==> design/flow/design.v <==
module processor(
input   clk,
input   rst,
input   inst_valid,
input   [63:0] p_rdata,
output  reg [31:0] p_wdata,
output  reg done
    );
parameter IDLE = 0;
parameter INST = 1;
parameter ADD  = 2;
parameter SUB  = 3;
parameter MUL  = 4;
parameter TRAN = 5;
parameter DET  = 6;
parameter DONE = 7;
reg [2:0] state,n_state;
reg [4:0] inst;
reg  [6:0] A_0,A_1,A_2,A_3,B_0,B_1,B_2,B_3;
always@(posedge clk or posedge rst) begin
    if(rst) begin
        state <= 0;
    end
    else begin
        state <= n_state;
    end
end
always@(*) begin
    case(state)
    IDLE:begin
        n_state =(inst_valid == 1)? INST : IDLE; 
    end
    INST:begin
        case(inst)
            5'b00001:   n_state = ADD;
            5'b00010:   n_state = SUB;
            5'b00100:   n_state = MUL;
            5'b01000:   n_state = TRAN;
            5'b10000:   n_state = DET;
            default:     n_state = IDLE;
        endcase
    end
    ADD:begin
        n_state = DONE;
    end
    SUB:begin
        n_state = DONE;
    end
    MUL:begin
        n_state = DONE;
    end
    TRAN:begin
        n_state = DONE;
    end
    DET:begin
        n_state = DONE;
    end
    DONE:begin
        n_state = IDLE;
    end
    default:begin
        n_state = IDLE;
    end
    endcase
end
always@(posedge clk) begin
    case(state)
    IDLE:begin
         p_wdata <= 0;
         done    <= 0;
         inst <= (inst_valid == 1)? p_rdata[60:56] : 5'd0;
         A_0  <= (inst_valid == 1)? p_rdata[6:0] : 7'd0;
         A_1  <= (inst_valid == 1)? p_rdata[13:7] : 7'd0;
         A_2  <= (inst_valid == 1)? p_rdata[20:14] : 7'd0;
         A_3  <= (inst_valid == 1)? p_rdata[27:21] : 7'd0;
         B_0  <= (inst_valid == 1)? p_rdata[34:28] : 7'd0;
         B_1  <= (inst_valid == 1)? p_rdata[41:35] : 7'd0;
         B_2  <= (inst_valid == 1)? p_rdata[48:42] : 7'd0;
         B_3  <= (inst_valid == 1)? p_rdata[55:49] : 7'd0;
    end
    INST:begin
    end
    ADD:begin
        p_wdata[6:0]   <= A_0 + B_0;
        p_wdata[13:7]  <= A_1 + B_1;
        p_wdata[20:14] <= A_2 + B_2;
        p_wdata[27:21] <= A_3 + B_3;
        p_wdata[31:28] <= 4'd0;
        done <= 1;
    end
    SUB:begin
        p_wdata[6:0]   <= A_0 - B_0;
        p_wdata[13:7]  <= A_1 - B_1;
        p_wdata[20:14] <= A_2 - B_2;
        p_wdata[27:21] <= A_3 - B_3;
        p_wdata[31:28] <= 4'd0;
        done <= 1;
    end
    MUL:begin
        p_wdata[6:0]     <= (A_0 * B_0) + (A_1 * B_2);
        p_wdata[13:7]    <= (A_0 * B_1) + (A_1 * B_3);
        p_wdata[20:14]   <= (A_2 * B_0) + (A_3 * B_2);
        p_wdata[27:21]   <= (A_2 * B_1) + (A_3 * B_3);
        p_wdata[31:28] <= 4'd0;
        done <= 1;
    end
    TRAN:begin
        p_wdata[6:0]     <= A_0;
        p_wdata[13:7]    <= A_2;
        p_wdata[20:14]   <= A_1;
        p_wdata[27:21]   <= A_3; 
        p_wdata[31:28] <= 4'd0;
        done <= 1;
    end
    DET:begin
        p_wdata[6:0]     <= (A_0 * A_3) - (A_1 * A_2);
        p_wdata[31:6] <= 25'd0;
        done <= 1;
    end
    DONE:begin
        done <= 0;
    end
    default:begin
        p_wdata <= 0;
        done    <= 0;
    end
    endcase
end
endmodule
module controller(
input clk,
input rst,
input done,
input  [31:0] p_wdata,
input  [31:0] b_rdata,
output reg [31:0] b_wdata,
output [63:0] p_rdata,
output reg [31:0] addr,
output reg inst_valid,
output reg [3:0] we,
output reg en
    );
parameter bram_base_addr   = 32'h00000000;  
parameter result_base_addr   =  32'h00000000 ; 
parameter RESET_1     = 0;
parameter RESET_2     = 1;
parameter IDLE      = 2;
parameter R_BEGIN_1 = 3;
parameter R_BEGIN_2 = 4;
parameter READ_1    = 5;
parameter READ_2    = 6;
parameter READ_3    = 7;
parameter READ_4    = 8;
parameter WAIT      = 9;
parameter WRITE_1   = 10;
parameter WRITE_2   = 11;
reg [31:0] data1,data2;
reg start;
reg [3:0]  state,n_state;
reg [31:0] counter_r,counter_w;
reg [31:0] count,count_goal;
assign   p_rdata = {data2,data1};
always@(posedge clk or posedge rst) begin
    if(rst) begin
        state <= RESET_1;
    end
    else begin
        state <= n_state;
    end
end
always@(*) begin
    case(state)
        RESET_1:begin
            n_state = RESET_2;
        end
        RESET_2:begin
            n_state = (count == count_goal)? IDLE : RESET_2;
        end
        IDLE:begin
            n_state = (start)? READ_1 : R_BEGIN_1;
        end
        R_BEGIN_1:begin
             n_state = R_BEGIN_2;
        end
        R_BEGIN_2:begin
             n_state = IDLE;
        end
        READ_1:begin
            n_state = READ_2;
        end
        READ_2:begin
            n_state = READ_3;
        end
        READ_3:begin
            n_state = READ_4;
        end
        READ_4:begin
            n_state = WAIT;
        end
        WAIT:begin
            n_state = (done)? WRITE_1 : WAIT;
        end
        WRITE_1:begin
            n_state = WRITE_2;
        end
        WRITE_2:begin
            n_state = IDLE;
        end 
        default: begin
            n_state = IDLE;
        end 
    endcase
end
always@(posedge clk) begin
    case(state)
        RESET_1:begin
            inst_valid <= 0;
            counter_r    <= 32'd4;
            counter_w    <= 32'd40;
            addr       <= 0;
            we         <= 4'h0;
            en         <= 0;
            start      <= 0;
            data1      <= 0;
            data2      <= 0;
            count      <= 0;
            count_goal <=15; 
            b_wdata    <= 0;
        end 
        RESET_2:begin
            en         <= (count == count_goal)? 1:0;
            count      <= (count == count_goal)? 0 : count +1;
        end
        IDLE:begin
            addr <= (start)? bram_base_addr + counter_r : bram_base_addr;
            we   <= 0;
        end
        R_BEGIN_1:begin
             addr <= addr;
        end
        R_BEGIN_2:begin
              start <= (b_rdata[31] == 1)? 1:0;
        end
        READ_1:begin
            addr <= addr;
            counter_r <= counter_r + 32'd4;
        end
        READ_2:begin
            data1  <= b_rdata;
            addr <= bram_base_addr + counter_r;
        end
        READ_3:begin
            addr <= addr;
            counter_r <= counter_r + 32'd4;
        end
        READ_4:begin
            data2  <= b_rdata;
            counter_r <= counter_r + 32'd4;
        end
        WAIT:begin
            inst_valid <= 1;
            b_wdata    <= (done == 1)? p_wdata : 0;
        end
        WRITE_1:begin
            inst_valid <= 0;
            addr <= result_base_addr + counter_w;
            we   <= 4'hf;
        end
        WRITE_2:begin
            counter_w    <= counter_w + 32'd4;
            we   <= 4'hf;
            start <= 0;
        end 
        default: begin
            inst_valid <= 0;
            counter_r    <= 32'd4;
            counter_w    <= 32'd40;
            addr       <= 0;
            we         <= 4'h0;
            en         <= 0;
            start      <= 0;
            data1      <= 0;
            data2      <= 0;
            count      <= 0;
            count_goal <=15; 
            b_wdata    <= 0;
        end 
    endcase
end
endmodule
`timescale 1ns / 1ps
module top(
input clk,
input rst,
input  [31:0] b_rdata,
output [31:0] b_wdata,
output [31:0] addr,
output [3:0] we,
output en,
output rstout
    );
wire inst_valid;
wire [63:0] p_rdata;
wire [31:0] p_wdata;
wire done;
assign rstout = ~rst;
processor po(
        .clk(clk),
        .rst(rstout),
        .inst_valid(inst_valid),
        .p_rdata(p_rdata),
        .p_wdata(p_wdata),
        .done(done)
    );
controller co(
        .clk(clk),
        .rst(rstout),
        .done(done),
        .p_wdata(p_wdata),
        .b_rdata(b_rdata),
        .b_wdata(b_wdata),   
        .p_rdata(p_rdata),
        .addr(addr),
        .inst_valid(inst_valid),
        .we(we),
        .en(en)
    );
endmodule
==> design/flow/run.sh <==
#!/bin/bash
# the make line also repeats each setting of config.mk as NAME=value (left out here)
make -C /OpenROAD-flow-scripts/flow DESIGN_CONFIG=/design/flow/config.mk WORK_HOME=/design/flow/orfs CLKGATE_MAP_FILE= finish
==> design/flow/config.mk <==
export PLATFORM = sky130hd
export DESIGN_NAME = top
export DESIGN_NICKNAME = top
export VERILOG_FILES = /design/flow/design.v
export SDC_FILE = /design/flow/constraint.sdc
export NUM_CORES = 4
export LEC_CHECK = 0
export CAP_MARGIN = 20
export CORE_MARGIN = 2
export CORE_UTILIZATION = 15
export SLEW_MARGIN = 20
==> design/flow/constraint.sdc <==
create_clock -name core_clock -period 7.03 [get_ports {clk}]
set_input_delay 1.4060 -clock core_clock [delete_from_list [all_inputs] [get_ports {clk}]]
set_output_delay 1.4060 -clock core_clock [all_outputs]
set_load 0.01 [all_outputs]
==> results.json, run 1 <==
{
  "outcome": "no timing/DRC/antenna violations",
  "power_leakage_nw": 10.2,
  "path_cells": "nand2_1 > fa_1 > fa_1 > fa_1 > inv_1 > fa_1 > inv_1 > fa_1 > fa_1 > inv_1 > ha_1 > o21ai_0 > o21bai_1 > a21oi_1 > xnor3_1 > xnor2_1 > a222oi_1 > inv_1",
  "core_um2": 147000,
  "clkTransAtPathRegs_ns": 0.07,
  "rrSetupSlack_ns": 1.08,
  "power_report.internal_total_mw": 3.58,
  "edf_count": 305,
  "period_used_pct": 84.6,
  "slew_viol_final": 0,
  "yosysTopAreaCellShare_pct": 41.2,
  "io_pins": 104,
  "critPathMaxFanout": 21,
  "numSynthFlops": 325,
  "clock_sinks": 325,
  "power_density_nw_per_um2": 173,
  "required_ns": 7.36,
  "yosys_area_um2": 22200,
  "p_seq_share_pct": 51.4,
  "rr_worst_depth": 18,
  "top_cells_by_count": "edfxtp_1, and2_1, inv_1",
  "vias": 14600,
  "power_frac_comb_pct": 4.5,
  "clockPowerShare_pct": 44.1,
  "wl_mm": 60.9,
  "worstReg2RegStart": "po.A_0[1]",
  "port_buffers": 97,
  "cts_hold_buf": 0,
  "hold_path_depth": 0,
  "warning_count": 33,
  "fp.dieW_um": 389,
  "grt_max_degree": 67,
  "viasPerCell": 3.61,
  "yosys_warnings": 2,
  "final_cell_area_um2": 26800,
  "cp.buffers_inverters": 4,
  "drc": 0,
  "simple_gate_share_pct": 17.5,
  "p_seq_mw": 2.38,
  "path_class": "reg -> reg",
  "relSlewSlack_pct": 32.6,
  "ir_drop_uv": 178,
  "firstDrtPassIters": 5,
  "comb_power_mw": 0.207,
  "ctsResizeCount": 0,
  "clock_path_buffers": 3,
  "yosys.area_share.aoi_pct": 5.59,
  "critPathLaunch": "po.A_0[1]",
  "tightest_slew_ns": 1.01,
  "wl_per_cell_um": 15.0,
  "adder_share_pct": 18.2,
  "critPathCapture": "po.p_wdata[13]",
  "gp_congestion": 0.874,
  "synth_cell_types": 58,
  "ant_nets": 0,
  "place_hpwl_mm": 45.0,
  "finalClockSkew_ns": 0.0304,
  "clk_latency_ns": 0.57,
  "startpoint_type": "register",
  "topCombFamilyByArea": "adder cells",
  "antenna_found_initial": 23,
  "synth.avg_cell_area_um2": 11.0,
  "pg_clk_mw": 2.04,
  "hold_viol_final": 0,
  "holdPathEnd": "co.state[1]",
  "rsz0062_at_grt": "false",
  "cpPeakStageDelay_ns": 0.90,
  "grt_pass1_vias": 15000,
  "grt_pass1_wl_mm": 93.4,
  "initialDrtViolationCount": 1100,
  "netSwitchingFraction_pct": 22.8,
  "flop_cell": "edfxtp_1",
  "synthesis.area_um2": 22200,
  "core_util_floorplan_pct": 15.1,
  "root_buffer": "clkbuf_16",
  "h-tree-depth": 2,
  "cp.arrival_ns": 6.27,
  "critical-path-slowest-cell": "edfxtp_1",
  "chip_area_um2": 151000,
  "top_cell": "edfxtp_1",
  "placed_area_um2": 25500,
  "setup_viol": 0,
  "r2r_end": "po.p_wdata[13]",
  "overflow": 0,
  "synth.mux.area_fraction_pct": 0.135,
  "netlist_instances": 2020,
  "async_flop_share_pct": 6.15,
  "worst_hold_startpoint": "co.state[11]",
  "timing.setup.tns_ns": 0,
  "fin_nets": 2392,
  "area_growth_pct": 20.5,
  "power-top-group": "registers",
  "finalCriticalPeriod_ns": 5.95,
  "tritoncts": "built",
  "ys_cells": 2020,
  "synth-xor-area-share_pct": 10.3,
  "p_sw_mw": 1.06,
  "crit_family": "adder cells",
  "worst-path-stages": 18,
  "yosysTopAreaCell": "edfxtp_1",
  "cpMostUsedCell": "fa_1",
  "rows": 141,
  "postSynthSeqShare_pct": 43.5,
  "cts_setup_buffers": 0,
  "die_h_um": 389,
  "drv_cap": 0,
  "topCellsByArea": "edfxtp_1, ha_1, fa_1, and2_1, xnor2_1",
  "crit_path_end_kind": "register",
  "hp-class": "reg -> reg",
  "grt_usage_pct": 8.03,
  "cts_made_buffers": 39,
  "fmax_ghz": 0.168
}
[final cells by class]
class,count,area [µm²]
diodes,2,5.00
fillers,16100,121000
clock inverters,23,269
flip-flops and latches,325,9660
repair buffers,124,1170
well taps,1930,2410
multi-input cells,1431,11600
clock buffers,46,1020
inverters,174,653
[per-stage QoR]
stage / total power [mW] / cells / hold slack, ns / setup slack [ns] / util, %
after floorplan: 2.53 / 2026 / 0.352 / 1.48 / -
after global placement: 2.61 / 3984 / 0.393 / 1.14 / 17.3
after detailed placement: 2.63 / 3984 / 0.394 / 1.09 / 17.3
after CTS: 4.69 / 4053 / 0.429 / 1.10 / 18.2
after global routing: 4.81 / 4053 / 0.458 / 0.790 / 18.2
final: 4.63 / 4055 / 0.423 / 1.08 / 18.2
[metal layers]
metal / vias up / global-route usage (%) / wire length [µm] / share of wire (%)
li1: 6958 / - / - / -
met1: 7197 / 10.2 / 26400 / 43
met2: 347 / 13.8 / 29400 / 48
met3: 125 / 1.42 / 3160 / 5.2
met4: 14 / 2.38 / 1780 / 2.9
met5: - / 0 / 76 / 0.12
==> inputs of run 2 (changes only) <==
CORE_MARGIN = 7   (was 2)
CORE_UTILIZATION = 42   (was 15)
GPL_ROUTABILITY_DRIVEN = 1   (was default)
MAX_ROUTING_LAYER = met4   (was default)
PLACE_DENSITY_LB_ADDON = 0.17   (was default)
clock period = 7.9 ns   (was 7.03 ns; I/O delays follow)
==> run 2 against run 1 <==
  * Die area is 61% lower
  * Largest cell class unchanged
  * First-iteration DRC count shrank 24%
  * Still clean
  * Core utilization is 30 points higher
  * Worst hold slack better by 0.010 ns
  * Sequential share of layout area increased by 2.3 points
  * Register-to-register slack better by 0.77 ns
  * Synthesized cell count unchanged
  * Critical path type unchanged
  * Non-clock buffer count grew 4
==> results.json, run 2 <==
{
  "outcome": "no timing/DRC/antenna violations",
  "r2r_end": "po.p_wdata[20]",
  "yosysTopAreaCell": "edfxtp_1",
  "period_used_pct": 76.5,
  "worst-path-stages": 18,
  "path_cells": "nand2_1 > fa_1 > fa_1 > fa_1 > inv_1 > fa_1 > inv_1 > fa_1 > fa_1 > inv_1 > ha_1 > o21ai_0 > o21bai_1 > a21oi_1 > xnor3_1 > xnor2_1 > a222oi_1 > inv_1",
  "rsz0062_at_grt": "false",
  "crit_path_end_kind": "register",
  "setup_viol": 0,
  "synth_cell_types": 58,
  "flop_cell": "edfxtp_1",
  "fillers": 4801,
  "grt_pass1_vias": 15500,
  "cp.arrival_ns": 6.35,
  "cp.buffers_inverters": 4,
  "clockPowerShare_pct": 42.6,
  "rrSetupSlack_ns": 1.85,
  "hold_viol_final": 0,
  "initialDrtViolationCount": 841,
  "hp-class": "reg -> reg",
  "ctsResizeCount": 0,
  "clk_latency_ns": 0.56,
  "startpoint_type": "register",
  "holdPathEnd": "co.state[1]",
  "simple_gate_share_pct": 17.5,
  "p_seq_share_pct": 52.8,
  "synthesis.area_um2": 22200,
  "synth.avg_cell_area_um2": 11.0,
  "numSynthFlops": 325,
  "finalClockSkew_ns": 0.0160,
  "power_report.internal_total_mw": 3.07,
  "p_total_mw": 4.02,
  "worst_hold_startpoint": "co.state[11]",
  "viasPerCell": 5.22,
  "cpMostUsedCell": "fa_1",
  "yosysTopAreaCellShare_pct": 41.2,
  "grt_max_degree": 66,
  "warning_count": 33,
  "fp.dieW_um": 244,
  "top_cell": "edfxtp_1",
  "cts_hold_buf": 0,
  "netlist_instances": 2020,
  "critPathMaxFanout": 20,
  "rr_worst_depth": 18,
  "io_pins": 104,
  "critical-path-slowest-cell": "edfxtp_1",
  "root_buffer": "clkbuf_16",
  "critPathCapture": "po.p_wdata[20]",
  "yosys.area_share.aoi_pct": 5.59,
  "p_sw_mw": 0.949,
  "core_util_floorplan_pct": 42.4,
  "core_um2": 52400,
  "path_class": "reg -> reg",
  "firstDrtPassIters": 7,
  "power_leakage_nw": 10.1,
  "p_seq_mw": 2.12,
  "place_hpwl_mm": 40.7,
  "cpPeakStageDelay_ns": 0.90,
  "yosys_warnings": 2,
  "drv_cap": 0,
  "drc": 0,
  "antenna_found_initial": 1,
  "fmax_ghz": 0.165,
  "netSwitchingFraction_pct": 23.6,
  "wl_per_cell_um": 20.2,
  "die_h_um": 244,
  "clock_path_buffers": 3,
  "tritoncts": "built",
  "crit_family": "adder cells",
  "grt_usage_pct": 19.6,
  "ant_nets": 0,
  "power-top-group": "registers",
  "clkTransAtPathRegs_ns": 0.06,
  "required_ns": 8.21,
  "slew_viol_final": 0,
  "power_density_nw_per_um2": 160,
  "ir_drop_uv": 213,
  "ys_cells": 2020,
  "cts_made_buffers": 39,
  "adder_share_pct": 18.2,
  "area_growth_pct": 13.2,
  "fin_nets": 2396,
  "rows": 84,
  "finalCriticalPeriod_ns": 6.05,
  "synth-xor-area-share_pct": 10.3,
  "tightest_slew_ns": 1.02,
  "postSynthSeqShare_pct": 43.5,
  "topCombFamilyByArea": "adder cells",
  "clock_sinks": 325,
  "vias": 14700,
  "overflow": 0,
  "topCellsByArea": "edfxtp_1, ha_1, fa_1, and2_1, xnor2_1",
  "power_frac_comb_pct": 4.6,
  "gp_congestion": 0.891,
  "chip_area_um2": 59600,
  "edf_count": 305,
  "worstReg2RegStart": "po.A_2[1]",
  "h-tree-depth": 2,
  "synth.mux.area_fraction_pct": 0.135,
  "yosys_area_um2": 22200,
  "relSlewSlack_pct": 32.0,
  "hold_path_depth": 0,
  "critPathLaunch": "po.A_2[1]",
  "wl_mm": 56.8,
  "cts_setup_buffers": 0,
  "comb_power_mw": 0.186,
  "top_cells_by_count": "edfxtp_1, and2_1, inv_1",
  "grt_pass1_wl_mm": 89.3,
  "port_buffers": 97,
  "async_flop_share_pct": 6.15,
  "timing.setup.tns_ns": 0,
  "pg_clk_mw": 1.71
}
## run 2: routing by layer
metal	GRT usage (%)	share of wire (%)
met2	31.3	47
met1	25.2	44
met5	-	0
met3	3.29	5.1
met4	6.74	3.3
## run 2: per-stage QoR
| step | area (µm²) | instances | hold WS [ns] | util [%] | setup WS, ns |
|---|---|---|---|---|---|
| final | 25200 | 2817 | 0.433 | 48.0 | 1.85 |
| after global routing | 25200 | 2817 | 0.461 | 48.0 | 1.64 |
| after CTS | 25200 | 2816 | 0.439 | 48.0 | 1.86 |
| after detailed placement | 24000 | 2746 | 0.416 | 45.7 | 1.86 |
| after global placement | 24000 | 2746 | 0.401 | 45.7 | 1.95 |
| after floorplan | 22300 | 2026 | 0.352 | - | 2.35 |
## run 2: cell type report
class	instances	area [µm²]	area share, %
multi-input combinational	1431	11600	46.0
antenna	1	2.50	0.00995
timing repair buffer	128	1200	4.78
inverter	174	653	2.60
clock buffer	55	1060	4.20
clock inverter	15	145	0.577
tap	688	861	3.42
sequential	325	9660	38.4
==> inputs of run 3 (changes only) <==
CORE_MARGIN = 2   (was 7)
CORE_UTILIZATION = 72   (was 42)
CTS_CLUSTER_DIAMETER = 29   (was default)
CTS_CLUSTER_SIZE = 35   (was default)
GPL_ROUTABILITY_DRIVEN = default   (was 1)
MAX_ROUTING_LAYER = default   (was met4)
PLACE_DENSITY_LB_ADDON = 0.24   (was 0.17)
SETUP_SLACK_MARGIN = 1.54   (was default)
clock period = 5.35 ns   (was 7.9 ns; I/O delays follow)
==> run 3 against run 2 <==
  * The layout now fails its checks (negative setup slack)
  * Worst hold slack improved by 0.032 ns
  * Register-to-register slack got worse by 2.0 ns
  * Final cell count shrank 5.2%
  * Via count increased by 27%
  * Fmax up 9.8%
  * Clock skew up 0.019 ns
  * Sequential share of layout area is 3.3 points lower
  * Global-route usage is 26 points higher
  * Die area fell by 46%
  * Sequential power rose by about 50%
  * Largest power group is now the clock network
  * Highest routed layer is now met5
==> results.json, run 3 <==
{
  "yosys.area_share.aoi_pct": 5.59,
  "crit_family": "adder cells",
  "rr_worst_depth": 19,
  "dp_slack_ns": 0.0378,
  "setup_viol": 3,
  "p_sw_mw": 2.12,
  "ys_cells": 2020,
  "yosysTopAreaCellShare_pct": 41.2,
  "topCellsByArea": "edfxtp_1, ha_1, fa_1, and2_1, xnor2_1",
  "dp_cells": 2498,
  "finalCriticalPeriod_ns": 5.51,
  "area_growth_pct": 23.9,
  "gp_congestion": 0.945,
  "place_hpwl_mm": 40.4,
  "fin_nets": 2510,
  "relSlewSlack_pct": 22.6,
  "power_density_nw_per_um2": 288,
  "final_cells": 2670,
  "top_cells_by_count": "edfxtp_1, and2_1, inv_1",
  "synth.avg_cell_area_um2": 11.0,
  "yosysTopAreaCell": "edfxtp_1",
  "clock_sinks": 325,
  "required_ns": 5.68,
  "chip_area_um2": 32300,
  "p_seq_mw": 3.18,
  "drv_cap": 0,
  "die_h_um": 180,
  "synth-xor-area-share_pct": 10.3,
  "cp.arrival_ns": 5.84,
  "vias": 18700,
  "power_frac_comb_pct": 4.7,
  "cp.buffers_inverters": 5,
  "comb_power_mw": 0.377,
  "numSynthFlops": 325,
  "placed_area_um2": 24100,
  "ant_nets": 0,
  "cpMostUsedCell": "fa_1",
  "p_total_mw": 7.94,
  "ir_drop_uv": 469,
  "fillers": 1022,
  "crit_path_end_kind": "register",
  "top_cell": "edfxtp_1",
  "rsz0062_at_grt": "true",
  "wl_mm": 82.0,
  "simple_gate_share_pct": 17.5,
  "antenna_found_initial": 7,
  "grt_pass1_vias": 19100,
  "rrSetupSlack_ns": -0.16,
  "startpoint_type": "register",
  "edf_count": 305,
  "timing.setup.tns_ns": -0.335,
  "outcome": "finished with violations",
  "tightest_slew_ns": 1.16,
  "wl_per_cell_um": 30.7,
  "clock_path_buffers": 3,
  "tritoncts": "built",
  "critical-path-slowest-cell": "fa_1",
  "clockPowerShare_pct": 55.2,
  "path_cells": "buf_6 > nand2_4 > fa_1 > fa_1 > fa_1 > inv_1 > fa_1 > inv_1 > fa_1 > fa_1 > inv_2 > ha_4 > o21ai_2 > o21bai_1 > a21oi_1 > xnor3_1 > xnor2_1 > a222oi_1 > inv_1",
  "warning_count": 38,
  "postSynthSeqShare_pct": 43.5,
  "clk_latency_ns": 0.61,
  "critPathMaxFanout": 3,
  "power_leakage_nw": 11.2,
  "grt_usage_pct": 45.3,
  "core_util_floorplan_pct": 72.9,
  "root_buffer": "clkbuf_16",
  "utilization_pct": 90.3,
  "firstDrtPassIters": 8,
  "period_used_pct": 103,
  "worst_hold_startpoint": "co.state[11]",
  "core_um2": 30500,
  "power_report.internal_total_mw": 5.82,
  "synthesis.area_um2": 22200,
  "so.violations": "negative setup slack",
  "yosys_warnings": 2,
  "clkTransAtPathRegs_ns": 0.05,
  "path_class": "reg -> reg",
  "p_seq_share_pct": 40.0,
  "grt_pass1_wl_mm": 111,
  "netSwitchingFraction_pct": 26.7,
  "cts_made_buffers": 69,
  "slew_viol_final": 0,
  "power-top-group": "the clock network",
  "whs_ns": 0.465,
  "cpPeakStageDelay_ns": 0.55,
  "worst-path-stages": 19,
  "async_flop_share_pct": 6.15,
  "h-tree-depth": 3,
  "final_cell_area_um2": 27500,
  "synth.mux.area_fraction_pct": 0.135,
  "io_pins": 104,
  "critPathLaunch": "po.A_0[1]",
  "initialDrtViolationCount": 2813,
  "adder_share_pct": 18.2,
  "flop_cell": "edfxtp_1",
  "hp-class": "reg -> reg",
  "viasPerCell": 7.02,
  "rows": 64,
  "synth_cell_types": 58,
  "yosys_area_um2": 22200,
  "r2r_end": "po.p_wdata[13]",
  "critPathCapture": "po.p_wdata[13]",
  "hold_path_depth": 0,
  "port_buffers": 97,
  "pg_clk_mw": 4.38,
  "fmax_ghz": 0.182,
  "hold_viol_final": 0,
  "finalClockSkew_ns": 0.0351,
  "worstReg2RegStart": "po.A_0[1]",
  "drc": 0,
  "topCombFamilyByArea": "adder cells",
  "holdPathEnd": "co.state[1]",
  "worst_slack_ns": -0.157,
  "grt_max_degree": 67,
  "overflow": 0,
  "fp.dieW_um": 180,
  "netlist_instances": 2020
}
## run 3: routing by layer
layer	global-route usage, %	wire [µm]	part of all wire [%]
met4	31.9	8200	10
met3	11.4	11700	14
met5	0	38	0.046
met2	72.2	36600	45
met1	54.1	25400	31
## run 3: area by class of cell
type / instances / area (µm²) / area share [%]
clock buffer: 76 / 1840 / 6.67
inverter: 174 / 653 / 2.37
sequential: 325 / 9660 / 35.1
multi-input combinational: 1431 / 12300 / 44.8
clock inverter: 51 / 493 / 1.79
tap: 396 / 495 / 1.80
timing repair buffer: 212 / 2060 / 7.47
antenna: 5 / 12.5 / 0.0454
## run 3: timing repair
item,CTS,global route
resized,81,76
setup endpoints to repair,18,19
pin swaps,58,39
hold buffers,0,0
setup buffers,19,21
==> inputs of run 4 (changes only) <==
CORE_UTILIZATION = 61   (was 72)
CTS_CLUSTER_DIAMETER = default   (was 29)
CTS_CLUSTER_SIZE = default   (was 35)
GPL_ROUTABILITY_DRIVEN = 1   (was default)
MAX_ROUTING_LAYER = met4   (was default)
PLACE_DENSITY_LB_ADDON = 0.17   (was 0.24)
SETUP_SLACK_MARGIN = default   (was 1.54)
clock period = 4.59 ns   (was 5.35 ns; I/O delays follow)
==> run 4 against run 3 <==
  * Still fails the layout checks on negative setup slack
  * Core utilization fell by 18 points
  * Register-to-register slack got worse by 0.46 ns
  * Critical path depth did not move
  * Sequential power rose by 14%
  * Wire length fell by 31%
  * Die area rose by 18%
  * Cell area fell by 5.9%
  * Synthesized cell count did not move
  * Sequential share of layout area rose by 2.2 points
  * Highest routed layer is now met4
==> results.json, run 4 <==
{
  "rows": 69,
  "power_density_nw_per_um2": 253,
  "p_sw_mw": 1.54,
  "vias": 15700,
  "dr_wl_met2_mm": 27.4,
  "rr_worst_depth": 19,
  "power_leakage_nw": 10.7,
  "finalClockSkew_ns": 0.0291,
  "power_report.internal_total_mw": 5.03,
  "grt_usage_pct": 32.1,
  "area_growth_pct": 16.6,
  "clock_sinks": 325,
  "yosys_area_um2": 22200,
  "required_ns": 4.90,
  "synth-xor-area-share_pct": 10.3,
  "initialDrtViolationCount": 1203,
  "cp.buffers_inverters": 4,
  "utilization_pct": 72.5,
  "dp_cells": 2623,
  "io_pins": 104,
  "flop_cell": "edfxtp_1",
  "startpoint_type": "register",
  "critical-path-slowest-cell": "fa_1",
  "topCellsByArea": "edfxtp_1, ha_1, fa_1, and2_1, xnor2_1",
  "path_class": "reg -> reg",
  "place_hpwl_mm": 41.8,
  "synthesis.area_um2": 22200,
  "power-top-group": "registers",
  "core_util_floorplan_pct": 62.2,
  "hold_path_depth": 0,
  "synth.avg_cell_area_um2": 11.0,
  "h-tree-depth": 2,
  "simple_gate_share_pct": 17.5,
  "antenna_found_initial": 1,
  "p_total_mw": 6.57,
  "drc": 0,
  "r2r_end": "po.p_wdata[6]",
  "synth_cell_types": 58,
  "critPathMaxFanout": 3,
  "fin_nets": 2505,
  "yosysTopAreaCellShare_pct": 41.2,
  "warning_count": 36,
  "crit_family": "adder cells",
  "critPathLaunch": "po.A_0[2]",
  "postSynthSeqShare_pct": 43.5,
  "core_um2": 35700,
  "grt_pass1_wl_mm": 90.5,
  "netSwitchingFraction_pct": 23.4,
  "fillers": 2511,
  "top_cells_by_count": "edfxtp_1, and2_1, inv_1",
  "slew_viol_final": 0,
  "cpPeakStageDelay_ns": 0.54,
  "dp_slack_ns": -0.697,
  "numSynthFlops": 325,
  "worst_hold_startpoint": "co.state[11]",
  "port_buffers": 97,
  "highest_layer": "met4",
  "comb_power_mw": 0.328,
  "wl_mm": 56.9,
  "so.violations": "negative setup slack",
  "placed_area_um2": 24600,
  "wl_per_cell_um": 21.1,
  "ant_nets": 0,
  "synth.mux.area_fraction_pct": 0.135,
  "worst-path-stages": 19,
  "rrSetupSlack_ns": -0.62,
  "p_seq_mw": 3.64,
  "yosys.area_share.aoi_pct": 5.59,
  "clkTransAtPathRegs_ns": 0.08,
  "chip_area_um2": 38000,
  "grt_pass1_vias": 16400,
  "timing.setup.tns_ns": -3.98,
  "tightest_slew_ns": 1.05,
  "pg_clk_mw": 2.60,
  "clk_latency_ns": 0.56,
  "setup_viol": 12,
  "cts_hold_buf": 0,
  "worstReg2RegStart": "po.A_0[2]",
  "fp.dieW_um": 195,
  "outcome": "finished with violations",
  "holdPathEnd": "co.state[1]",
  "top_cell": "edfxtp_1",
  "fmax_ghz": 0.192,
  "relSlewSlack_pct": 29.7,
  "whs_ns": 0.430,
  "clock_path_buffers": 3,
  "period_used_pct": 114,
  "yosysTopAreaCell": "edfxtp_1",
  "cts_made_buffers": 34,
  "die_h_um": 195,
  "final_cells": 2695,
  "met1Wirelength_mm": 22.6,
  "overflow": 0,
  "gp_congestion": 0.977,
  "ys_cells": 2020,
  "crit_path_end_kind": "register",
  "viasPerCell": 5.81,
  "hp-class": "reg -> reg",
  "critPathCapture": "po.p_wdata[6]",
  "tritoncts": "built",
  "topCombFamilyByArea": "adder cells",
  "path_cells": "ha_2 > fa_1 > inv_1 > fa_1 > inv_1 > fa_1 > inv_1 > fa_1 > inv_1 > fa_1 > fa_1 > ha_4 > o21ai_1 > o21bai_1 > a21oi_2 > xnor3_1 > xor2_1 > nand2_1 > a22oi_1",
  "edf_count": 305,
  "adder_share_pct": 18.2,
  "async_flop_share_pct": 6.15,
  "drv_cap": 0,
  "final_cell_area_um2": 25900,
  "root_buffer": "clkbuf_16",
  "worst_slack_ns": -0.622,
  "netlist_instances": 2020,
  "grt_max_degree": 65,
  "finalCriticalPeriod_ns": 5.21,
  "cp.arrival_ns": 5.52,
  "cpMostUsedCell": "fa_1",
  "p_seq_share_pct": 55.5,
  "hold_viol_final": 0,
  "clockPowerShare_pct": 39.6,
  "firstDrtPassIters": 7,
  "yosys_warnings": 2,
  "power_frac_comb_pct": 5.0,
  "met3_length_mm": 4.30,
  "antennaDiodeCount": 0,
  "ir_drop_uv": 610,
  "rsz0062_at_grt": "true"
}
[run 4: routing by layer]
layer / up-vias / global-route usage (%)
li1: 7175 / -
met1: 7660 / 40.0
met2: 666 / 52.0
met3: 170 / 5.05
met4: 0 / 14.1
met5: - / -
[run 4: area by class of cell]
cell class                 count  area, µm²  share of cell area, %
clock buffer                  43        885                   3.41
clock inverter                19        140                  0.541
inverter                     174        653                   2.52
multi-input combinational   1431      11900                   45.8
sequential                   325       9660                   37.3
tap                          461        577                   2.23
timing repair buffer         242       2140                   8.26
[run 4: repair_timing]
| item | 4_1_cts | 5_1_grt |
|---|---|---|
| pin swaps | 36 | 23 |
| resized | 35 | 23 |
| endpoints found under the setup margin | 13 | 13 |
| setup buffers | 6 | 6 |
==> inputs of run 5 (changes only) <==
ABC_AREA = 1   (was default)
CORE_UTILIZATION = 72   (was 61)
CTS_CLUSTER_DIAMETER = 29   (was default)
PLACE_DENSITY_LB_ADDON = 0.26   (was 0.17)
SETUP_SLACK_MARGIN = 0.25   (was default)
clock period = 4.57 ns   (was 4.59 ns; I/O delays follow)
==> run 5 against run 4 <==
  * Still fails the layout checks on negative setup slack
  * Clock power up about 90%
  * Sequential share of layout area fell by 4.0 points
  * Synthesized cell count rose by 42%
  * Total power up 39%
  * Wire length is 44% higher
  * Sequential power about the same
  * Register-to-register slack got worse by 0.13 ns
  * Sequential cell count unchanged
  * Largest power group is now the clock network
  * Highest routed layer unchanged
==> results.json, run 5 <==
{
  "yosys_area_um2": 24000,
  "numSynthFlops": 325,
  "rr_worst_depth": 27,
  "grt_max_degree": 65,
  "placed_area_um2": 26300,
  "core_um2": 32700,
  "tritoncts": "built",
  "place_hpwl_mm": 48.6,
  "clock_path_buffers": 3,
  "comb_power_mw": 0.573,
  "wl_mm": 81.7,
  "p_seq_mw": 3.64,
  "drc": 0,
  "use_met1_pct": 53.3,
  "netSwitchingFraction_pct": 26.0,
  "critPathMaxFanout": 3,
  "io_pins": 104,
  "crit_family": "adder cells",
  "so.violations": "negative setup slack",
  "port_buffers": 97,
  "synth-xor-area-share_pct": 4.06,
  "clockPowerShare_pct": 54.0,
  "core_util_floorplan_pct": 73.3,
  "p_seq_share_pct": 39.7,
  "cts_hold_buf": 0,
  "hold_viol_final": 0,
  "ir_drop_uv": 594,
  "relSlewSlack_pct": 34.0,
  "yosysTopAreaCell": "edfxtp_1",
  "power_leakage_nw": 14.9,
  "initialDrtViolationCount": 3627,
  "rsz0062_at_grt": "true",
  "yosys_warnings": 2,
  "yosysTopAreaCellShare_pct": 38.2,
  "synth.avg_cell_area_um2": 8.37,
  "critical-path-slowest-cell": "fa_1",
  "cts_made_buffers": 66,
  "synthesis.area_um2": 24000,
  "yosys.area_share.aoi_pct": 5.54,
  "h-tree-depth": 3,
  "outcome": "finished with violations",
  "async_flop_share_pct": 6.15,
  "top_usage_layer": "met2",
  "final_cell_area_um2": 29000,
  "fmax_ghz": 0.188,
  "slew_viol_final": 0,
  "path_class": "reg -> reg",
  "simple_gate_share_pct": 20.6,
  "clk_latency_ns": 0.61,
  "firstDrtPassIters": 9,
  "worstReg2RegStart": "po.A_0[2]",
  "ant_nets": 0,
  "grt_pass1_wl_mm": 121,
  "grt_pass1_vias": 22400,
  "topCellsByArea": "edfxtp_1, nand2_1, inv_1, ha_1, fa_1",
  "overflow": 0,
  "rows": 66,
  "synth.mux.area_fraction_pct": 0,
  "power-top-group": "the clock network",
  "gp_congestion": 0.986,
  "clock_sinks": 325,
  "root_buffer": "clkbuf_16",
  "chip_area_um2": 34800,
  "required_ns": 4.89,
  "period_used_pct": 117,
  "worst_hold_startpoint": "co.state[8]",
  "ys_cells": 2865,
  "rrSetupSlack_ns": -0.76,
  "cp.arrival_ns": 5.65,
  "postSynthSeqShare_pct": 40.3,
  "power_frac_comb_pct": 6.3,
  "pg_clk_mw": 4.94,
  "fillers": 1449,
  "grt_usage_pct": 46.2,
  "hp-class": "reg -> reg",
  "cp.buffers_inverters": 9,
  "tightest_slew_ns": 0.989,
  "fp.dieW_um": 186,
  "holdPathEnd": "co.state[5]",
  "met3_usage_pct": 9.25,
  "setup_viol": 12,
  "warning_count": 38,
  "r2r_end": "po.p_wdata[6]",
  "flop_cell": "edfxtp_1",
  "wl_per_cell_um": 22.8,
  "die_h_um": 186,
  "topCombFamilyByArea": "simple AND/OR/NAND/NOR gates",
  "cpPeakStageDelay_ns": 0.56,
  "viasPerCell": 6.20,
  "crit_path_end_kind": "register",
  "fin_nets": 3394,
  "synth_cell_types": 60,
  "netlist_instances": 2865,
  "top_cell": "nand2_1",
  "critPathCapture": "po.p_wdata[6]",
  "dp_slack_ns": -0.705,
  "gr-usage-met2_pct": 74.5,
  "worst-path-stages": 27,
  "vias": 22300,
  "area_growth_pct": 21.2,
  "power_report.internal_total_mw": 6.77,
  "finalCriticalPeriod_ns": 5.33,
  "edf_count": 305,
  "startpoint_type": "register",
  "power_density_nw_per_um2": 315,
  "worst_slack_ns": -0.756,
  "clkTransAtPathRegs_ns": 0.05,
  "critPathLaunch": "po.A_0[2]",
  "adder_share_pct": 16.9,
  "finalClockSkew_ns": 0.0362,
  "p_sw_mw": 2.38,
  "hold_path_depth": 0,
  "drv_cap": 0,
  "top_cells_by_count": "nand2_1, inv_1, edfxtp_1",
  "antenna_found_initial": 2
}
run 5: metal layers:
layer | vias up | wire, µm
li1 | 9380 | -
met5 | - | 0
met3 | 631 | 9880
met4 | 0 | 6980
met1 | 10200 | 27200
met2 | 2039 | 37600
run 5: stage by stage:
step / setup TNS, ns / total power [mW] / instances / hold slack, ns / utilization (%)
after detailed placement: -5.35 / 4.17 / 3450 / 0.392 / 80.4
after global placement: -4.13 / 4.14 / 3450 / 0.385 / 80.4
after floorplan: -2.88 / 4.00 / 2871 / 0.352 / -
after CTS: -4.66 / 9.04 / 3579 / 0.411 / 87.9
after global routing: -7.32 / 9.32 / 3591 / 0.422 / 88.8
final: -5.60 / 9.16 / 3591 / 0.422 / 88.8
run 5: final cells by class:
type / instances / area (µm²) / share of cell area (%)
tap: 442 / 553 / 1.90
clock inverter: 44 / 520 / 1.79
antenna: 2 / 5.00 / 0.0172
multi-input combinational: 1761 / 11700 / 40.4
sequential: 325 / 9660 / 33.3
clock buffer: 74 / 1700 / 5.86
inverter: 686 / 2570 / 8.87
timing repair buffer: 257 / 2300 / 7.93
run 5: what timing repair did:
action / in CTS / in global routing
pin swaps: 30 / 28
resized: 35 / 55
endpoints found under the setup margin: 13 / 17
setup buffers: 11 / 10
hold endpoints to repair: 0 / 0
==> inputs of run 6 (changes only) <==
ABC_AREA = default   (was 1)
CORE_UTILIZATION = 17   (was 72)
CTS_CLUSTER_DIAMETER = default   (was 29)
GPL_ROUTABILITY_DRIVEN = default   (was 1)
MAX_ROUTING_LAYER = default   (was met4)
PLACE_DENSITY_LB_ADDON = default   (was 0.26)
SETUP_SLACK_MARGIN = default   (was 0.25)
clock period = 7.41 ns   (was 4.57 ns; I/O delays follow)
==> run 6 against run 5 <==
  * Now clean on timing, DRC and antenna
  * Register-to-register slack improved by 2.2 ns
  * Largest cell class unchanged
  * Total power shrank 53%
  * Count of clock-buffer cells in the layout decreased by 26
==> results.json, run 6 <==
{
  "setup_viol": 0,
  "pg_clk_mw": 1.85,
  "period_used_pct": 79.9,
  "grt_usage_pct": 8.87,
  "fin_nets": 2388,
  "critPathCapture": "po.p_wdata[6]",
  "netSwitchingFraction_pct": 23.0,
  "startpoint_type": "register",
  "power_report.internal_total_mw": 3.31,
  "rows": 132,
  "synth.avg_cell_area_um2": 11.0,
  "yosysTopAreaCell": "edfxtp_1",
  "crit_family": "adder cells",
  "cpPeakStageDelay_ns": 0.74,
  "worstReg2RegStart": "po.A_0[1]",
  "tritoncts": "built",
  "core_um2": 130000,
  "firstDrtPassIters": 5,
  "critPathMaxFanout": 21,
  "die_h_um": 366,
  "power_density_nw_per_um2": 163,
  "rrSetupSlack_ns": 1.49,
  "drc": 0,
  "warning_count": 33,
  "edf_count": 305,
  "synth.mux.area_fraction_pct": 0.135,
  "cts_setup_buffers": 0,
  "outcome": "no timing/DRC/antenna violations",
  "gr-usage-met2_pct": 15.4,
  "cp.buffers_inverters": 4,
  "yosys.area_share.aoi_pct": 5.59,
  "overflow": 0,
  "gp_congestion": 0.858,
  "async_flop_share_pct": 6.15,
  "numSynthFlops": 325,
  "p_sw_mw": 0.990,
  "ant_nets": 0,
  "critPathLaunch": "po.A_0[1]",
  "finalCriticalPeriod_ns": 5.92,
  "use_met1_pct": 11.3,
  "chip_area_um2": 134000,
  "path_class": "reg -> reg",
  "simple_gate_share_pct": 17.5,
  "tightest_slew_ns": 1.04,
  "required_ns": 7.69,
  "h-tree-depth": 2,
  "synth_cell_types": 58,
  "drv_cap": 0,
  "power-top-group": "registers",
  "comb_power_mw": 0.216,
  "cts_made_buffers": 39,
  "clockPowerShare_pct": 42.9,
  "grt_pass1_vias": 15200,
  "clock_sinks": 325,
  "power_frac_comb_pct": 5.0,
  "synth-xor-area-share_pct": 10.3,
  "root_buffer": "clkbuf_16",
  "postSynthSeqShare_pct": 43.5,
  "flop_cell": "edfxtp_1",
  "clock_path_buffers": 3,
  "worst-path-stages": 19,
  "holdPathEnd": "co.state[1]",
  "adder_share_pct": 18.2,
  "p_seq_share_pct": 52.1,
  "clk_latency_ns": 0.56,
  "worst_hold_startpoint": "co.state[11]",
  "vias": 14800,
  "finalClockSkew_ns": 0.0317,
  "core_util_floorplan_pct": 17.1,
  "cts_hold_buf": 0,
  "power_leakage_nw": 10.1,
  "slew_viol_final": 0,
  "hold_path_depth": 0,
  "io_pins": 104,
  "netlist_instances": 2020,
  "crit_path_end_kind": "register",
  "met3_usage_pct": 1.20,
  "final_cell_area_um2": 26500,
  "initialDrtViolationCount": 1127,
  "hp-class": "reg -> reg",
  "hold_viol_final": 0,
  "cpMostUsedCell": "fa_1",
  "area_growth_pct": 19.0,
  "ys_cells": 2020,
  "top_cell": "edfxtp_1",
  "relSlewSlack_pct": 29.8,
  "port_buffers": 97,
  "place_hpwl_mm": 43.1,
  "placed_area_um2": 25200,
  "critical-path-slowest-cell": "edfxtp_1",
  "yosysTopAreaCellShare_pct": 41.2,
  "topCombFamilyByArea": "adder cells",
  "clkTransAtPathRegs_ns": 0.06,
  "grt_pass1_wl_mm": 91.1,
  "top_usage_layer": "met2",
  "yosys_area_um2": 22200,
  "wl_per_cell_um": 15.3,
  "timing.setup.tns_ns": 0,
  "ir_drop_uv": 153,
  "yosys_warnings": 2,
  "viasPerCell": 3.82,
  "r2r_end": "po.p_wdata[6]",
  "p_seq_mw": 2.24,
  "grt_max_degree": 66,
  "wl_mm": 59.2,
  "fmax_ghz": 0.169,
  "cp.arrival_ns": 6.20,
  "antennaDiodeCount": 0,
  "fp.dieW_um": 366,
  "ctsResizeCount": 0,
  "topCellsByArea": "edfxtp_1, ha_1, fa_1, and2_1, xnor2_1",
  "rr_worst_depth": 19,
  "synthesis.area_um2": 22200,
  "rsz0062_at_grt": "false",
  "path_cells": "and2_1 > fa_1 > inv_1 > fa_1 > inv_1 > fa_1 > inv_1 > fa_1 > inv_1 > fa_1 > fa_1 > ha_1 > o21ai_0 > o21bai_1 > a21oi_1 > xnor3_1 > xor2_1 > nand2_1 > a22oi_1",
  "top_cells_by_count": "edfxtp_1, and2_1, inv_1",
  "antenna_found_initial": 7
}
[run 6: cell type report]
class	count	area (µm²)
fillers	14100	103000
multi-input cells	1431	11600
flip-flops and latches	325	9660
well taps	1742	2180
repair buffers	120	1140
clock buffers	48	1050
inverters	174	653
clock inverters	23	184
[run 6: through the flow]
step / hold slack, ns / setup slack (ns) / std cells / utilization, % / power, mW
after floorplan: 0.352 / 1.86 / 2026 / - / 2.40
after global placement: 0.400 / 1.56 / 3792 / 19.5 / 2.48
after detailed placement: 0.411 / 1.46 / 3792 / 19.5 / 2.49
after CTS: 0.422 / 1.45 / 3863 / 20.4 / 4.36
after global routing: 0.433 / 1.17 / 3863 / 20.4 / 4.49
final: 0.421 / 1.49 / 3863 / 20.4 / 4.30
[run 6: layer usage]
metal,vias to the layer above,part of all wire (%)
met3,109,4.8
met1,7319,43
met2,384,49
met4,2,2.8
li1,6938,-
met5,-,0.022
==> inputs of run 7 (changes only) <==
CORE_UTILIZATION = 72   (was 17)
CTS_CLUSTER_DIAMETER = 28   (was default)
CTS_CLUSTER_SIZE = 21   (was default)
HOLD_SLACK_MARGIN = -0.08   (was default)
MAX_ROUTING_LAYER = met4   (was default)
SETUP_SLACK_MARGIN = 0.25   (was default)
clock period = 4.93 ns   (was 7.41 ns; I/O delays follow)
==> run 7 against run 6 <==
  * The layout now fails its checks (negative setup slack)
  * Final cell count fell by 30%
  * Wire length rose by 14%
  * Global-route usage rose by 34 points
  * Cell area rose by 2.9%
  * Area after synthesis did not move
==> results.json, run 7 <==
{
  "outcome": "finished with violations",
  "so.violations": "negative setup slack",
  "fmax_ghz": 0.186,
  "topCellsByArea": "edfxtp_1, ha_1, fa_1, and2_1, xnor2_1",
  "crit_path_end_kind": "register",
  "antenna_found_initial": 0,
  "hold_path_depth": 0,
  "worst_slack_ns": -0.450,
  "hold_viol_final": 0,
  "path_cells": "buf_6 > nand2_4 > fa_1 > fa_1 > fa_1 > inv_1 > fa_1 > inv_2 > fa_1 > inv_2 > fa_2 > xnor2_2 > xnor2_1 > xnor2_1 > xnor3_1 > xnor2_1 > a222oi_1 > inv_1",
  "startpoint_type": "register",
  "finalCriticalPeriod_ns": 5.38,
  "critPathLaunch": "po.B_0[4]",
  "vias": 17300,
  "grt_pass1_wl_mm": 104,
  "grt_usage_pct": 43.3,
  "clockPowerShare_pct": 57.6,
  "clk_latency_ns": 0.60,
  "numSynthFlops": 325,
  "path_class": "reg -> reg",
  "pg_clk_mw": 5.15,
  "power_report.internal_total_mw": 6.78,
  "rrSetupSlack_ns": -0.45,
  "netSwitchingFraction_pct": 24.1,
  "rr_worst_depth": 18,
  "critPathCapture": "po.p_wdata[20]",
  "synth-xor-area-share_pct": 10.3,
  "relSlewSlack_pct": 31.4,
  "power_density_nw_per_um2": 328,
  "ys_cells": 2020,
  "gp_congestion": 0.983,
  "chip_area_um2": 32300,
  "power_leakage_nw": 11.3,
  "async_flop_share_pct": 6.15,
  "synth_cell_types": 58,
  "wl_per_cell_um": 25.1,
  "viasPerCell": 6.42,
  "utilization_pct": 89.3,
  "top_cell": "edfxtp_1",
  "root_buffer": "clkbuf_16",
  "p_seq_share_pct": 38.5,
  "fp.dieW_um": 180,
  "synth.mux.area_fraction_pct": 0.135,
  "worst_hold_startpoint": "co.state[11]",
  "simple_gate_share_pct": 17.5,
  "ant_nets": 0,
  "clock_path_buffers": 3,
  "fin_nets": 2528,
  "postSynthSeqShare_pct": 43.5,
  "critPathMaxFanout": 3,
  "comb_power_mw": 0.346,
  "synthesis.area_um2": 22200,
  "top_cells_by_count": "edfxtp_1, and2_1, inv_1",
  "yosysTopAreaCell": "edfxtp_1",
  "rsz0062_at_grt": "true",
  "hp-class": "reg -> reg",
  "place_hpwl_mm": 40.8,
  "wl_mm": 67.5,
  "drc": 0,
  "synth.avg_cell_area_um2": 11.0,
  "placed_area_um2": 24300,
  "holdPathEnd": "co.state[1]",
  "crit_family": "adder cells",
  "power_frac_comb_pct": 3.9,
  "overflow": 0,
  "setup_viol": 7,
  "finalClockSkew_ns": 0.0486,
  "tightest_slew_ns": 1.03,
  "cpMostUsedCell": "fa_1",
  "grt_pass1_vias": 18200,
  "initialDrtViolationCount": 2364,
  "adder_share_pct": 18.2,
  "netlist_instances": 2020,
  "slew_viol_final": 0,
  "area_growth_pct": 22.5,
  "p_total_mw": 8.94,
  "clkTransAtPathRegs_ns": 0.05,
  "tritoncts": "built",
  "clock_sinks": 325,
  "cp.arrival_ns": 5.67,
  "power-top-group": "the clock network",
  "yosys_area_um2": 22200,
  "required_ns": 5.22,
  "h-tree-depth": 3,
  "critical-path-slowest-cell": "fa_1",
  "io_pins": 104,
  "warning_count": 39,
  "topCombFamilyByArea": "adder cells",
  "grt_max_degree": 66,
  "flop_cell": "edfxtp_1",
  "yosys.area_share.aoi_pct": 5.59,
  "rows": 64,
  "period_used_pct": 109,
  "die_h_um": 180,
  "drv_cap": 0,
  "yosysTopAreaCellShare_pct": 41.2,
  "core_um2": 30500,
  "firstDrtPassIters": 8,
  "final_cell_area_um2": 27200,
  "edf_count": 305,
  "port_buffers": 97,
  "cp.buffers_inverters": 5,
  "cpPeakStageDelay_ns": 0.59,
  "p_sw_mw": 2.16,
  "worst-path-stages": 18,
  "p_seq_mw": 3.44,
  "ir_drop_uv": 464,
  "yosys_warnings": 2,
  "cts_made_buffers": 75,
  "worstReg2RegStart": "po.B_0[4]",
  "core_util_floorplan_pct": 72.9,
  "r2r_end": "po.p_wdata[20]",
  "cts_hold_buf": 0
}
==> run 7: layout make-up <==
cell class              count  area, µm²
multi-input cells        1431      11800
flip-flops and latches    325       9660
fillers                  1273       3280
repair buffers            224       1990
clock buffers              86       1940
clock inverters            51        669
inverters                 174        653
well taps                 396        495
diodes                      1       2.50
==> run 7: what timing repair did <==
action                                  CTS  global route
endpoints found under the setup margin   11            13
resized                                  37            18
setup buffers                             6             1
pin swaps                                37            15
==> run 7: stage by stage <==
stage	hold slack, ns	TNS, ns	instances	setup slack [ns]
2_1_floorplan	0.352	-0.930	2026	-0.318
5_1_grt	0.442	-2.67	2687	-0.590
6_report	0.438	-1.63	2688	-0.450
3_3_place_gp	0.404	-0.805	2543	-0.261
3_5_place_dp	0.408	-1.50	2543	-0.404
4_1_cts	0.427	-1.29	2686	-0.374
==> run 7: layer usage <==
metal	global-route usage (%)	share of wire, %	vias up
li1	-	-	7252
met1	51.3	34	8241
met2	68.2	47	1370
met3	9.02	11	404
met4	27.2	7.6	0
met5	-	0	-
==> inputs of run 8 (changes only) <==
CAP_MARGIN = 15   (was 20)
CELL_PAD_IN_SITES_GLOBAL_PLACEMENT = 3   (was default)
CORE_ASPECT_RATIO = 0.62   (was default)
CORE_MARGIN = 8   (was 2)
CORE_UTILIZATION = 17   (was 72)
CTS_CLUSTER_DIAMETER = default   (was 28)
CTS_CLUSTER_SIZE = 64   (was 21)
HOLD_SLACK_MARGIN = default   (was -0.08)
SETUP_SLACK_MARGIN = 0.35   (was 0.25)
clock period = 6.0 ns   (was 4.93 ns; I/O delays follow)
==> run 8 against run 7 <==
  * Now clean on timing, DRC and antenna
  * Clock power shrank 53%
  * Die area grew to 4.4 times the previous value
  * Clock skew shrank 0.0035 ns
  * Total power fell by 39%
  * Count of clock-buffer cells in the layout fell by 39
  * Largest power group is now registers
  * Highest routed layer unchanged
==> results.json, run 8 <==
{
  "fin_nets": 2462,
  "netSwitchingFraction_pct": 25.0,
  "simple_gate_share_pct": 17.5,
  "holdPathEnd": "co.state[1]",
  "ff_latch_area_um2": 9670,
  "core_um2": 130000,
  "worst_hold_startpoint": "co.state[11]",
  "path_cells": "buf_6 > nand2_1 > fa_1 > fa_1 > fa_1 > inv_1 > fa_1 > inv_1 > fa_1 > fa_1 > inv_1 > ha_1 > o21ai_2 > o21bai_1 > a21oi_1 > xnor3_1 > xnor2_1 > a222oi_1 > inv_1",
  "hp-class": "reg -> reg",
  "critPathMaxFanout": 8,
  "rows": 104,
  "placed_area_um2": 25600,
  "tritoncts": "built",
  "synth-xor-area-share_pct": 10.3,
  "ir_drop_uv": 186,
  "critPathLaunch": "po.B_0[2]",
  "dp_slack_ns": 0.379,
  "yosysTopAreaCell": "edfxtp_1",
  "viasPerCell": 3.83,
  "relSlewSlack_pct": 34.6,
  "async_flop_share_pct": 6.15,
  "synth.avg_cell_area_um2": 11.0,
  "top_cells_by_count": "edfxtp_1, and2_1, inv_1",
  "worstReg2RegStart": "po.B_0[2]",
  "synth.mux.area_fraction_pct": 0.135,
  "period_used_pct": 90.9,
  "synthesis.area_um2": 22200,
  "grt_pass1_vias": 15400,
  "met3_usage_pct": 2.45,
  "cpPeakStageDelay_ns": 0.61,
  "final_cell_area_um2": 27200,
  "cpMostUsedCell": "fa_1",
  "postSynthSeqShare_pct": 43.5,
  "ant_nets": 0,
  "p_sw_mw": 1.37,
  "combGateArea_um2": 11700,
  "fp.dieW_um": 475,
  "gp_congestion": 0.826,
  "die_h_um": 301,
  "tightest_slew_ns": 0.982,
  "worst-path-stages": 19,
  "yosys_area_um2": 22200,
  "topCellsByArea": "edfxtp_1, ha_1, fa_1, and2_1, xnor2_1",
  "r2r_end": "po.p_wdata[20]",
  "crit_path_end_kind": "register",
  "ys_cells": 2020,
  "place_hpwl_mm": 59.0,
  "area_growth_pct": 22.5,
  "timing.setup.tns_ns": 0,
  "yosys.area_share.aoi_pct": 5.59,
  "clkTransAtPathRegs_ns": 0.08,
  "critical-path-slowest-cell": "fa_1",
  "finalClockSkew_ns": 0.0451,
  "outcome": "no timing/DRC/antenna violations",
  "grt_pass1_wl_mm": 111,
  "cts_hold_buf": 0,
  "flop_cell": "edfxtp_1",
  "antenna_found_initial": 11,
  "crit_family": "adder cells",
  "gr-usage-met2_pct": 13.2,
  "vias": 15100,
  "clk_latency_ns": 0.60,
  "numSynthFlops": 325,
  "fmax_ghz": 0.183,
  "power-top-group": "registers",
  "port_buffers": 97,
  "startpoint_type": "register",
  "wl_mm": 76.6,
  "drc": 0,
  "adder_share_pct": 18.2,
  "grt_usage_pct": 10.8,
  "power_report.internal_total_mw": 4.10,
  "top_cell": "edfxtp_1",
  "cp.buffers_inverters": 5,
  "power_frac_comb_pct": 5.3,
  "edf_count": 305,
  "io_pins": 104,
  "rsz0062_at_grt": "true",
  "root_buffer": "clkbuf_16",
  "clock_path_buffers": 3,
  "cts_made_buffers": 37,
  "required_ns": 6.36,
  "synth_cell_types": 58,
  "grt_max_degree": 64,
  "p_seq_mw": 2.78,
  "drv_cap": 0,
  "pg_clk_mw": 2.40,
  "clock_sinks": 325,
  "wl_per_cell_um": 19.4,
  "overflow": 0,
  "cp.arrival_ns": 5.81,
  "initialDrtViolationCount": 1180,
  "power_leakage_nw": 10.5,
  "setup_viol": 0,
  "hold_viol_final": 0,
  "worst_slack_ns": 0.546,
  "p_total_mw": 5.47,
  "power_density_nw_per_um2": 201,
  "comb_power_mw": 0.288,
  "use_met1_pct": 17.6,
  "path_class": "reg -> reg",
  "firstDrtPassIters": 5,
  "yosysTopAreaCellShare_pct": 41.2,
  "top_usage_layer": "met1",
  "finalCriticalPeriod_ns": 5.45,
  "clockPowerShare_pct": 44.0,
  "rrSetupSlack_ns": 0.55,
  "chip_area_um2": 143000,
  "topCombFamilyByArea": "adder cells",
  "p_seq_share_pct": 50.8,
  "warning_count": 34,
  "yosys_warnings": 2,
  "h-tree-depth": 2,
  "core_util_floorplan_pct": 17.1,
  "netlist_instances": 2020,
  "hold_path_depth": 0,
  "fillers": 14100,
  "rr_worst_depth": 19,
  "critPathCapture": "po.p_wdata[20]",
  "slew_viol_final": 0
}
-- run 8: area by class of cell --
type / count / share of cell area (%)
flip-flops and latches: 325 / 35.5
repair buffers: 196 / 6.61
clock inverters: 21 / 0.896
well taps: 1749 / 8.04
multi-input cells: 1431 / 42.9
diodes: 7 / 0.0643
clock buffers: 47 / 3.62
inverters: 174 / 2.40
-- run 8: through the flow --
stage | std cells | hold slack [ns] | util, %
5_1_grt | 3945 | 0.437 | 21.0
6_report | 3950 | 0.412 | 21.0
3_5_place_dp | 3850 | 0.401 | 19.8
2_1_floorplan | 2026 | 0.352 | -
3_3_place_gp | 3850 | 0.394 | 19.8
4_1_cts | 3918 | 0.415 | 20.7
-- run 8: timing repair --
item	4_1_cts	5_1_grt
endpoints found under the setup margin	0	4
gates resized	0	27
setup buffers	0	23
-- run 8: metal layers --
layer	share of wire (%)	vias to the layer above
met5	0	-
met4	1.2	0
met3	6.3	60
met2	36	333
met1	56	7639
li1	-	7104
==> inputs of run 9 (changes only) <==
CAP_MARGIN = 20   (was 15)
CELL_PAD_IN_SITES_GLOBAL_PLACEMENT = default   (was 3)
CORE_ASPECT_RATIO = default   (was 0.62)
CORE_MARGIN = 2   (was 8)
CORE_UTILIZATION = 72   (was 17)
CTS_CLUSTER_DIAMETER = 29   (was default)
CTS_CLUSTER_SIZE = 36   (was 64)
GPL_ROUTABILITY_DRIVEN = 1   (was default)
PLACE_DENSITY = 0.42   (was default)
SETUP_SLACK_MARGIN = 0.25   (was 0.35)
clock period = 5.3 ns   (was 6.0 ns; I/O delays follow)
==> run 9 against run 8 <==
  * The layout now fails its checks (negative setup slack)
  * Fmax is 2.5% higher
  * Clock power is about 70% higher
  * Cell area is 2.3% lower
  * Critical path depth is 1 lower
  * Core utilization is 66 points higher
  * Count of clock-buffer cells in the layout is 24 higher
==> results.json, run 9 <==
{
  "topCellsByArea": "edfxtp_1, ha_1, fa_1, and2_1, xnor2_1",
  "yosysTopAreaCellShare_pct": 41.2,
  "slew_viol_final": 0,
  "critPathLaunch": "po.A_0[1]",
  "finalCriticalPeriod_ns": 5.32,
  "worst-path-stages": 18,
  "hold_viol_final": 0,
  "ant_nets": 0,
  "tightest_slew_ns": 1.07,
  "p_seq_share_pct": 41.9,
  "grt_pass1_wl_mm": 104,
  "power_density_nw_per_um2": 287,
  "flop_cell": "edfxtp_1",
  "crit_family": "adder cells",
  "cts_made_buffers": 61,
  "rsz0062_at_grt": "true",
  "worst_hold_startpoint": "co.state[11]",
  "cpMostUsedCell": "fa_1",
  "holdPathEnd": "co.state[1]",
  "rr_worst_depth": 18,
  "simple_gate_share_pct": 17.5,
  "required_ns": 5.62,
  "cp.arrival_ns": 5.64,
  "finalClockSkew_ns": 0.0577,
  "dp_cells": 2513,
  "met3_length_mm": 6.49,
  "final_cell_area_um2": 26600,
  "dp_slack_ns": -0.0227,
  "root_buffer": "clkbuf_16",
  "p_seq_mw": 3.20,
  "worst_slack_ns": -0.0191,
  "placed_area_um2": 24100,
  "r2r_end": "po.p_wdata[13]",
  "port_buffers": 97,
  "yosys_area_um2": 22200,
  "die_h_um": 180,
  "period_used_pct": 100,
  "grt_usage_pct": 43.1,
  "critPathCapture": "po.p_wdata[13]",
  "grt_pass1_vias": 17900,
  "fin_nets": 2491,
  "clk_latency_ns": 0.63,
  "tritoncts": "built",
  "async_flop_share_pct": 6.15,
  "yosys_warnings": 2,
  "grt_max_degree": 66,
  "highest_layer": "met4",
  "top_cells_by_count": "edfxtp_1, and2_1, inv_1",
  "power_leakage_nw": 11.0,
  "setup_viol": 2,
  "wl_per_cell_um": 25.3,
  "drc": 0,
  "postSynthSeqShare_pct": 43.5,
  "topCombFamilyByArea": "adder cells",
  "clock_sinks": 325,
  "netSwitchingFraction_pct": 24.8,
  "so.violations": "negative setup slack",
  "netlist_instances": 2020,
  "dr_wl_met2_mm": 32.4,
  "fmax_ghz": 0.188,
  "critical-path-slowest-cell": "fa_1",
  "viasPerCell": 6.41,
  "clkTransAtPathRegs_ns": 0.06,
  "numSynthFlops": 325,
  "hold_path_depth": 0,
  "cpPeakStageDelay_ns": 0.54,
  "path_cells": "buf_6 > nand2_4 > fa_1 > fa_1 > fa_1 > inv_1 > fa_1 > inv_1 > fa_1 > inv_1 > fa_2 > xnor2_2 > xnor2_1 > xnor2_1 > xnor3_1 > xnor2_1 > a222oi_1 > inv_1",
  "initialDrtViolationCount": 2069,
  "power-top-group": "the clock network",
  "synthesis.area_um2": 22200,
  "chip_area_um2": 32300,
  "whs_ns": 0.447,
  "vias": 16900,
  "worstReg2RegStart": "po.A_0[1]",
  "warning_count": 38,
  "power_frac_comb_pct": 4.4,
  "critPathMaxFanout": 4,
  "ir_drop_uv": 423,
  "ys_cells": 2020,
  "io_pins": 104,
  "h-tree-depth": 2,
  "met1Wirelength_mm": 23.4,
  "antenna_found_initial": 0,
  "comb_power_mw": 0.336,
  "overflow": 0,
  "synth.avg_cell_area_um2": 11.0,
  "fp.dieW_um": 180,
  "startpoint_type": "register",
  "adder_share_pct": 18.2,
  "synth.mux.area_fraction_pct": 0.135,
  "timing.setup.tns_ns": -0.0220,
  "wl_mm": 66.9,
  "clockPowerShare_pct": 53.7,
  "core_util_floorplan_pct": 72.9,
  "core_um2": 30500,
  "p_sw_mw": 1.89,
  "drv_cap": 0,
  "clock_path_buffers": 3,
  "path_class": "reg -> reg",
  "synth-xor-area-share_pct": 10.3,
  "antennaDiodeCount": 0,
  "rows": 64,
  "cp.buffers_inverters": 5,
  "relSlewSlack_pct": 28.7,
  "gp_congestion": 0.977,
  "yosysTopAreaCell": "edfxtp_1",
  "outcome": "finished with violations",
  "firstDrtPassIters": 7,
  "crit_path_end_kind": "register",
  "power_report.internal_total_mw": 5.74,
  "top_cell": "edfxtp_1",
  "final_cells": 2642,
  "synth_cell_types": 58,
  "rrSetupSlack_ns": -0.02,
  "hp-class": "reg -> reg",
  "edf_count": 305,
  "area_growth_pct": 19.7,
  "pg_clk_mw": 4.09,
  "yosys.area_share.aoi_pct": 5.59,
  "place_hpwl_mm": 41.4
}
## run 9: timing repair
| item | in CTS | in global routing |
|---|---|---|
| setup buffers | 11 | 3 |
| hold buffers | 0 | 0 |
| pin swaps | 52 | 14 |
| endpoints found under the hold margin | 0 | 0 |
| setup endpoints to repair | 5 | 8 |
| gates resized | 42 | 11 |
## run 9: routing by layer
layer	track usage, %	vias to the layer above
met1	51.8	8154
met5	-	-
li1	-	7160
met2	70.0	1265
met4	24.2	0
met3	6.77	351
## run 9: layout make-up
class                      instances  area [µm²]
sequential                       325        9660
timing repair buffer             201        1830
fill                            1304        3910
inverter                         174         653
clock inverter                    44         558
clock buffer                      71        1630
tap                              396         495
multi-input combinational       1431       11800
## run 9: stage by stage
stage / total power [mW] / utilization [%]
2_1_floorplan: 3.35 / -
3_3_place_gp: 3.46 / 78.9
3_5_place_dp: 3.49 / 78.9
4_1_cts: 7.58 / 87.0
5_1_grt: 7.76 / 87.2
6_report: 7.63 / 87.2
Power and IR drop assume default switching activity.
